Design CPU, start of the top module:
module CPU(clk, rst, memoryData, memoryAddress, dataOut, readSignal, writeSignal, AC);
Settings: LEC_CHECK=0, ABC_AREA=0, CAP_MARGIN=10, CORE_ASPECT_RATIO=0.56, CORE_MARGIN=5, CORE_UTILIZATION=50, CTS_CLUSTER_DIAMETER=44, GPL_TIMING_DRIVEN=0, HOLD_SLACK_MARGIN=0.21, MAX_ROUTING_LAYER=met4, PLACE_DENSITY_LB_ADDON=0.03, SETUP_SLACK_MARGIN=5.0, SLEW_MARGIN=10; clock period 35.8 ns.
run.sh (not shown) runs the stock make flow with config.mk's settings and CLKGATE_MAP_FILE=.
Edit:
CELL_PAD_IN_SITES_DETAIL_PLACEMENT = 1   (was unset)
CELL_PAD_IN_SITES_GLOBAL_PLACEMENT = 1   (was unset)
CORE_ASPECT_RATIO = 0.7   (was 0.56)
CTS_CLUSTER_DIAMETER = 252   (was 44)
MAX_ROUTING_LAYER = met5   (was met4)
SETUP_SLACK_MARGIN = -2.0   (was 5.0)
With this change the flow reached the layout checks and failed them: setup timing; power goes down by 0.56%; final area is lower by 9.2%; wire length climbs by 2.0%; die area is about the same; register-to-register slack got worse by 6000 ps; setup slack gets worse by 6000 ps; critical path depth is higher by 7.


The RTL this note starts from:
==> flow/design.v <==
module CPU(clk, rst, memoryData, memoryAddress, dataOut, readSignal, writeSignal, AC);
input clk;
input rst;  
input [15:0] memoryData;
reg [3:0] state;
reg [5:0] PC;
reg [10:0] MAR;
reg signed [15:0] MBR;
reg [3:0] opcode;
reg M;
reg [15:0] IR;
reg zeroFlag, overflowFlag, carryFlag, negativeFlag;
output reg readSignal;
output reg writeSignal;
output reg signed [15:0] AC;
output reg [15:0] dataOut; 
output reg [10:0] memoryAddress;
reg signed [15:0] result;
parameter Load = 4'd1, Store = 4'd2, Add = 4'd3, Sub = 4'd4, Mul = 4'd5, Div = 4'd6 , Branch = 4'd7, BRZ = 4'd8;
always @ (posedge clk) begin
	if (rst) begin
	PC <= 0;
	state = 0;
	AC <= 0;
	dataOut <= 0;
	memoryAddress <= 0;
	zeroFlag = 0;
	overflowFlag = 0;
	carryFlag = 0;
	negativeFlag = 0;
	readSignal = 1;
	writeSignal = 0;
	end
	else
	case (state)
		0: begin  
			MAR <= PC;
			state = 1;
		end
		1: begin  
			writeSignal = 0;
			readSignal = 1;
			memoryAddress <= MAR;
			PC <= PC + 1;
			state = 2;
		end
		2:state = 3;  
		3: begin
			MBR <= memoryData;
			state = 4;
		end
		4: begin
			IR <= MBR;
			state = 5;
		end
		5: begin  
			opcode <= IR[15:12];
			M <= IR[11];
			MAR <= IR[10:0];
			state = 6;
		end
		6: begin
				if (opcode == Branch) begin  
					PC <= MAR; 
					state = 0;
				end
				else if (opcode == BRZ) begin  
					if(zeroFlag == 1 && M == 1) begin
						PC <= MAR;
						state = 0;
					end
					else begin
						state = 0;
					end
				end
				else begin
					state = 7;
				end
		end
		7: begin
			if (opcode == Store) begin
				memoryAddress <= MAR;
			end
			state = 8;
		end
		8: begin
			if (opcode == Store) begin  
				writeSignal = 1;
				readSignal = 0;
				dataOut <= AC;
				state = 0;
			end
			else begin
				state = 9;
			end
		end
		9: begin
			writeSignal = 0;
			readSignal = 1;
			if(M == 1) begin
				memoryAddress <= MAR;
			end
			state = 10;
			end
		10: begin
			state = 11;
		end
		11: begin
			if (M == 1) begin
				MBR <= memoryData;
			end
			else if (M == 0) begin
				MBR <= $signed(IR[10:0]);
			end
			state = 12;
		end
		12: begin  
			if (opcode == Load) begin  
				AC <= MBR;
				state = 0;
			end
			else if (opcode != Add && opcode != Sub && opcode != Mul && opcode != Div) begin  
				state = 0;
			end
			else begin
				case(opcode)
				Add :  
					begin
					{carryFlag, result} = AC + MBR;
					zeroFlag = (result==0)? 1:0;
					if(AC[15]==MBR[15]) begin
					  if(MBR[15]==result[15])begin
					  overflowFlag = 0;
					  end
					  else begin
					  overflowFlag = 1;
					  end
					end
					else begin
					overflowFlag = 0;
					end						
					negativeFlag =(result[15]==1)? 1:0;	
					end
				Sub :  
					begin
					{carryFlag, result} = AC - MBR;
					zeroFlag = (result==0)? 1:0;
					if(AC[15]==MBR[15]) begin
					  if(MBR[15]==result[15])begin
					  overflowFlag = 0;
					  end
					  else begin
					  overflowFlag = 1;
					  end
					end
					else begin
					overflowFlag = 0;
					end
					negativeFlag =(result[15]==1)? 1:0;
					end
				Mul :  
					begin
					result = AC * MBR;
					zeroFlag = (result==0)? 1:0;
					if(result > 16'h0FFF || result < 16'hF000) begin
					overflowFlag = 1;
					end
					else begin
						overflowFlag = 0;
					end
					negativeFlag =(result[15]==1)? 1:0;
					end	
				Div :  
					begin
					if (MBR == 0) result = 0;  
					else result = AC / MBR;
					zeroFlag = (result==0)? 1:0;
					negativeFlag =(result[15]==1)? 1:0;
					end						
			endcase  
			AC <= result;
			state = 0;
			end
		end
	endcase
end
endmodule
export LEC_CHECK = 0
export ABC_AREA = 1
export CAP_MARGIN = 25
export CORE_ASPECT_RATIO = 0.95
export CORE_MARGIN = 5
export CORE_UTILIZATION = 59
export CTS_CLUSTER_DIAMETER = 268
export CTS_CLUSTER_SIZE = 100
export MAX_ROUTING_LAYER = met4
export PLACE_DENSITY_LB_ADDON = 0.19
export SETUP_SLACK_MARGIN = 5.0
export SLEW_MARGIN = 10
create_clock -name core_clock -period 35.8 [get_ports {clk}]
Then changed:
==> flow/config.mk (replaced) <==
export PLATFORM = sky130hd
export DESIGN_NAME = CPU
export DESIGN_NICKNAME = CPU
export VERILOG_FILES = /design/flow/design.v
export SDC_FILE = /design/flow/constraint.sdc
export NUM_CORES = 4
export LEC_CHECK = 0
export ABC_AREA = 1
export CAP_MARGIN = 10
export CORE_ASPECT_RATIO = 0.95
export CORE_MARGIN = 5
export CORE_UTILIZATION = 63
export CTS_CLUSTER_DIAMETER = 187
export CTS_CLUSTER_SIZE = 36
export MAX_ROUTING_LAYER = met4
export PLACE_DENSITY_LB_ADDON = 0.27
export SETUP_SLACK_MARGIN = 5.0
export SLEW_MARGIN = 10
What happened:
- The new run passed the timing, design-rule and antenna checks
- die area came out lower by a few percent
- area after synthesis does not change
- wire length stays flat
- utilization came out higher by 4.9 points
- clock-buffer cell count came out higher by 1
- cell count came out lower slightly
- worst setup slack got worse by 27 ps
- combinational power came out higher slightly
- clock power came out lower by a few percent
- power came out lower slightly
Then changed:
==> flow/config.mk (replaced) <==
export PLATFORM = sky130hd
export DESIGN_NAME = CPU
export DESIGN_NICKNAME = CPU
export VERILOG_FILES = /design/flow/design.v
export SDC_FILE = /design/flow/constraint.sdc
export NUM_CORES = 4
export LEC_CHECK = 0
export ABC_AREA = 0
export CAP_MARGIN = 5
export CELL_PAD_IN_SITES_DETAIL_PLACEMENT = 2
export CELL_PAD_IN_SITES_GLOBAL_PLACEMENT = 1
export CORE_ASPECT_RATIO = 0.52
export CORE_MARGIN = 5
export CORE_UTILIZATION = 50
export CTS_CLUSTER_DIAMETER = 252
export CTS_CLUSTER_SIZE = 25
export GPL_ROUTABILITY_DRIVEN = 1
export GPL_TIMING_DRIVEN = 0
export MAX_ROUTING_LAYER = met5
export PLACE_DENSITY_LB_ADDON = 0.06
export SLEW_MARGIN = 10
The new run aborted during detailed placement (3_5_place_dp); synthesized area rises by 0.76%; synthesized cell count falls by 17%; die area rises by 26%.
Then changed:
==> flow/config.mk (replaced) <==
export PLATFORM = sky130hd
export DESIGN_NAME = CPU
export DESIGN_NICKNAME = CPU
export VERILOG_FILES = /design/flow/design.v
export SDC_FILE = /design/flow/constraint.sdc
export NUM_CORES = 4
export LEC_CHECK = 0
export CAP_MARGIN = 20
export CORE_MARGIN = 2
export CORE_UTILIZATION = 50
export SETUP_SLACK_MARGIN = 5.0
export SLEW_MARGIN = 20
==> flow/constraint.sdc (replaced) <==
create_clock -name core_clock -period 21.5 [get_ports {clk}]
set_input_delay 4.3000 -clock core_clock [delete_from_list [all_inputs] [get_ports {clk}]]
set_output_delay 4.3000 -clock core_clock [all_outputs]
set_load 0.01 [all_outputs]
Now the flow finished with setup timing left.
Area after synthesis stays the same.
Die size falls by a few percent.
Synthesized cell count does not change.
Power and IR drop assume default switching activity.
